==> umber: inputs <==
==> flow/design.v (excerpt) <==
module SystolicCore(
	input clk,
	input rst,
	input start,
	input mode_conv_mm,
	input isac,
	input isrelu,
	input isbn,
	input [22:0] dfsm_config,
	input all_data_rdy,
	input pe_config_1_1,
	input pe_config_1_2,
	input pe_config_1_3,
	input pe_config_2_1,
	input pe_config_2_2,
	input pe_config_2_3,
	input [7:0] data_horz_1_1,
	input [7:0] data_horz_1_2,
	input [7:0] data_horz_1_3,
	input [7:0] data_horz_2_1,
	input [7:0] data_horz_2_2,
	input [7:0] data_horz_2_3,
	input [7:0] data_obli_1,
	input [7:0] data_obli_2,
	input [7:0] data_obli_3,
	input [7:0] data_obli_4,
	input [7:0] data_obli_5,
	input [7:0] data_obli_6,
	input [15:0] data_bn_1,
	input [15:0] data_bn_2,
	input data_bn_en,
	output data_preread,
	output [7:0] dout_1_1,
	output [7:0] dout_1_2,
	output [7:0] dout_1_3,
	output [7:0] dout_1_4,
	output [7:0] dout_2_1,
	output [7:0] dout_2_2,
	output [7:0] dout_2_3,
	output [7:0] dout_2_4,
	output dout_en_1_1,
	output dout_en_1_2,
	output dout_en_1_3,
	output dout_en_1_4,
	output dout_en_2_1,
	output dout_en_2_2,
	output dout_en_2_3,
	output dout_en_2_4
);
export LEC_CHECK = 0
export CAP_MARGIN = 20
export CELL_PAD_IN_SITES_GLOBAL_PLACEMENT = 2
export CORE_ASPECT_RATIO = 1.73
export CORE_MARGIN = 2
export CORE_UTILIZATION = 64
export PLACE_DENSITY_LB_ADDON = 0.24
export SETUP_SLACK_MARGIN = 4.36
export SLEW_MARGIN = 35
create_clock -name core_clock -period 17.3 [get_ports {clk}]
run.sh (not shown) runs the stock make flow with config.mk's settings and CLKGATE_MAP_FILE=.
==> pepper: changes against umber <==
==> flow/config.mk (replaced) <==
export PLATFORM = sky130hd
export DESIGN_NAME = SystolicCore
export DESIGN_NICKNAME = SystolicCore
export VERILOG_FILES = /design/flow/design.v
export SDC_FILE = /design/flow/constraint.sdc
export NUM_CORES = 4
export LEC_CHECK = 0
export ABC_AREA = 1
export CAP_MARGIN = 20
export CELL_PAD_IN_SITES_GLOBAL_PLACEMENT = 0
export CORE_MARGIN = 2
export CORE_UTILIZATION = 72
export CTS_CLUSTER_SIZE = 75
export PLACE_DENSITY_LB_ADDON = 0.24
export SLEW_MARGIN = 20
export TNS_END_PERCENT = 85
==> flow/constraint.sdc (replaced) <==
create_clock -name core_clock -period 6.84 [get_ports {clk}]
set_input_delay 1.3680 -clock core_clock [delete_from_list [all_inputs] [get_ports {clk}]]
set_output_delay 1.3680 -clock core_clock [all_outputs]
set_load 0.01 [all_outputs]
==> xenon: changes against umber <==
==> flow/config.mk (replaced) <==
export PLATFORM = sky130hd
export DESIGN_NAME = SystolicCore
export DESIGN_NICKNAME = SystolicCore
export VERILOG_FILES = /design/flow/design.v
export SDC_FILE = /design/flow/constraint.sdc
export NUM_CORES = 4
export LEC_CHECK = 0
export CAP_MARGIN = 20
export CORE_MARGIN = 2
export CORE_UTILIZATION = 57
export CTS_CLUSTER_SIZE = 96
export PLACE_DENSITY = 0.6
export SLEW_MARGIN = 20
==> flow/constraint.sdc (replaced) <==
create_clock -name core_clock -period 11.2 [get_ports {clk}]
set_input_delay 2.2400 -clock core_clock [delete_from_list [all_inputs] [get_ports {clk}]]
set_output_delay 2.2400 -clock core_clock [all_outputs]
set_load 0.01 [all_outputs]
==> results <==
metric	pepper	umber	xenon
Synthesized instance count	14300	10700	10700
Number of distinct library cells after synthesis	54	82	82
Clock-net power	0.00896 W	-	0.00579 W
CTS tree	yes	-	yes
Critical Path Start	isac	-	isac
End of the critical path	dout_2_1[6]	-	dout_2_1[3]
Switching share of power	25.2%	-	23.1%
Outcome	finished with violations	did not finish	no timing/DRC/antenna violations
Failing step	-	global placement without I/O	-
Violated checks	negative setup slack	-	-
Number of logged tool warnings	66	-	63
CP endpoint kind	primary output	-	primary output
Slowest Stage Delay on Critical Path	590 ps	-	560 ps
Net count of the mapped netlist	16200	12600	12600
Wire length of the first global-routing pass	490000 µm	-	411000 µm
Max layer used	met5	-	met5
VDD IR max	0.194 mV	-	0.176 mV
Combinational share of power	6.6%	-	4.2%
Final standard cell count with taps included and fillers excluded	17100	-	13300
Post-placement worst setup slack	-2260 ps	-	-123 ps
Static Leakage	65.5 nW	-	53.5 nW
Critical path depth	35	-	29
Hold slack	334 ps	-	325 ps
Sequential power	0.00880 W	-	0.00536 W
Area used by multi-input combinational logic	65800 µm²	-	62100 µm²
Core Util, Final	86.4%	-	64.1%


==> inputs of v20 <==
Starting RTL as in the previous note.
clock: 7.3 ns
lec_check: 0
cap_margin: 30
cell_pad_in_sites_detail_placement: 2
cell_pad_in_sites_global_placement: 1
core_aspect_ratio: 1.01
core_margin: 3
core_utilization: 26
cts_cluster_diameter: 112
cts_cluster_size: 13
gpl_routability_driven: 0
max_routing_layer: met4
place_density_lb_addon: 0.02
setup_slack_margin: 2.07
slew_margin: 30
==> v33: changes against v20 <==
==> flow/config.mk (replaced) <==
export PLATFORM = sky130hd
export DESIGN_NAME = SystolicCore
export DESIGN_NICKNAME = SystolicCore
export VERILOG_FILES = /design/flow/design.v
export SDC_FILE = /design/flow/constraint.sdc
export NUM_CORES = 4
export LEC_CHECK = 0
export ABC_AREA = 1
export CAP_MARGIN = 20
export CORE_MARGIN = 2
export CORE_UTILIZATION = 72
export CTS_CLUSTER_SIZE = 77
export PLACE_DENSITY = 0.64
export SLEW_MARGIN = 20
==> flow/constraint.sdc (replaced) <==
create_clock -name core_clock -period 6.66 [get_ports {clk}]
set_input_delay 1.3320 -clock core_clock [delete_from_list [all_inputs] [get_ports {clk}]]
set_output_delay 1.3320 -clock core_clock [all_outputs]
set_load 0.01 [all_outputs]
==> notes <==
v33 produced a layout that fails on setup timing. v20 ran to the end with violations: setup timing. Of v20 and v33, v33 has the higher clock skew (gap 30 ps). Of v20 and v33, v33 has the higher global-route usage (gap 23 points). Against v33, the design area of v20 is lower by about 7%. In v33 the sequential share of layout area is lower than in v20, by 1.9 points. In flip-flop count, v20 and v33 do not differ. Against v20, the clock power of v33 is larger by 32%. Of v33 and v20, v33 has the higher hold slack (gap 0.76 ps).


==> inputs of 09-17 <==
Starting RTL as in the previous note.
Settings: LEC_CHECK=0, ABC_AREA=1, CAP_MARGIN=20, CELL_PAD_IN_SITES_GLOBAL_PLACEMENT=0, CORE_MARGIN=2, CORE_UTILIZATION=72, CTS_CLUSTER_SIZE=74, PLACE_DENSITY_LB_ADDON=0.24, SLEW_MARGIN=20, TNS_END_PERCENT=85; clock period 6.69 ns.
==> inputs of 01-15, as changes to 09-17 <==
Settings changed: ABC_AREA 1 to not set, CELL_PAD_IN_SITES_GLOBAL_PLACEMENT 0 to not set, CORE_UTILIZATION 72 to 45, CTS_CLUSTER_SIZE 74 to not set, PLACE_DENSITY set to 0.6, PLACE_DENSITY_LB_ADDON 0.24 to not set, TNS_END_PERCENT 85 to not set.
==> flow/constraint.sdc (replaced) <==
create_clock -name core_clock -period 11.8 [get_ports {clk}]
set_input_delay 2.3600 -clock core_clock [delete_from_list [all_inputs] [get_ports {clk}]]
set_output_delay 2.3600 -clock core_clock [all_outputs]
set_load 0.01 [all_outputs]
==> inputs of 03-13, as changes to 09-17 <==
Settings changed: CORE_ASPECT_RATIO set to 0.53, CTS_CLUSTER_SIZE 74 to 75, SETUP_SLACK_MARGIN set to 0.6.
==> flow/constraint.sdc (replaced) <==
create_clock -name core_clock -period 6.57 [get_ports {clk}]
set_input_delay 1.3140 -clock core_clock [delete_from_list [all_inputs] [get_ports {clk}]]
set_output_delay 1.3140 -clock core_clock [all_outputs]
set_load 0.01 [all_outputs]
==> comparison <==
- 03-13 produced a layout that fails on setup timing. 01-15 passed the timing, design-rule and antenna checks. 09-17 finished but fails on setup timing.
- Between 09-17 and 03-13, the lower worst hold slack is in 03-13 (gap 0.00057 ns).
- Cell area, highest first: 03-13, 09-17, 01-15.
- In synthesized cell count, 09-17 and 03-13 do not differ.
- Area after synthesis is the same in 09-17 and 03-13.
- The highest non-clock buffer count belongs to 03-13, the lowest to 01-15.
- Between 09-17 and 01-15, the lower count of clock-buffer cells in the layout is in 09-17 (gap 9).
- Cell count: 03-13 > 09-17 > 01-15.
- Sequential cell count is the same in 09-17 and 03-13.


==> run A: inputs <==
SystolicCore again, from the RTL that the note above started with.
==> flow/config.mk <==
export PLATFORM = sky130hd
export DESIGN_NAME = SystolicCore
export DESIGN_NICKNAME = SystolicCore
export VERILOG_FILES = /design/flow/design.v
export SDC_FILE = /design/flow/constraint.sdc
export NUM_CORES = 4
export LEC_CHECK = 0
export ABC_AREA = 1
export CAP_MARGIN = 20
export CORE_MARGIN = 2
export CORE_UTILIZATION = 72
export CTS_CLUSTER_SIZE = 50
export PLACE_DENSITY = 0.78
export SETUP_SLACK_MARGIN = 0.2
export SLEW_MARGIN = 20
==> flow/constraint.sdc <==
create_clock -name core_clock -period 6.97 [get_ports {clk}]
set_input_delay 1.3940 -clock core_clock [delete_from_list [all_inputs] [get_ports {clk}]]
set_output_delay 1.3940 -clock core_clock [all_outputs]
set_load 0.01 [all_outputs]
==> run Y: changes against run A <==
- ABC_AREA: 1 -> unset
- CTS_CLUSTER_SIZE: 50 -> unset
- PLACE_DENSITY: 0.78 -> 0.64
- SETUP_SLACK_MARGIN: 0.2 -> unset
==> flow/constraint.sdc (replaced) <==
create_clock -name core_clock -period 7.93 [get_ports {clk}]
set_input_delay 1.5860 -clock core_clock [delete_from_list [all_inputs] [get_ports {clk}]]
set_output_delay 1.5860 -clock core_clock [all_outputs]
set_load 0.01 [all_outputs]
==> qor summary <==
| metric | run Y | run A |
|---|---|---|
| Outcome | finished with violations | finished with violations |
| Violated checks | negative setup slack | negative setup slack |
| Comb power | 0.000768 W | 0.00129 W |
| Buffers excl. clock | 741 | 1107 |
| Logic inverters | 1210 | 3407 |
| Number of cells in the design after placement | 12800 | 16600 |
| Met1 demand-to-capacity share in global routing | 0.481 | 0.500 |
| Area growth from synthesis to layout | 15.3% | 19.8% |
| Net switching component of the power | 0.00377 W | 0.00487 W |
| Cell Area, Synth | 0.0969 mm² | 0.105 mm² |
| Summed negative setup slack over all endpoints | -72.10 ns | -118.07 ns |
| Clock latency of the later-clocked register in the worst-skew pair | 0.81 ns | 0.86 ns |
| Area share of and/or/nand/nor cells after synthesis | 0.207 | 0.207 |
| Worst Reg2Reg Path Length in Cells | 12 | 18 |
| Sequential Power Share | 0.466 | 0.463 |
| Floorplan core area | 0.133 mm² | 0.144 mm² |
| Starting density of the core | 0.726 | 0.727 |
| Floorplan die area | 0.138 mm² | 0.148 mm² |
Power figures rest on the tool's default switching activity, not on a simulated workload.
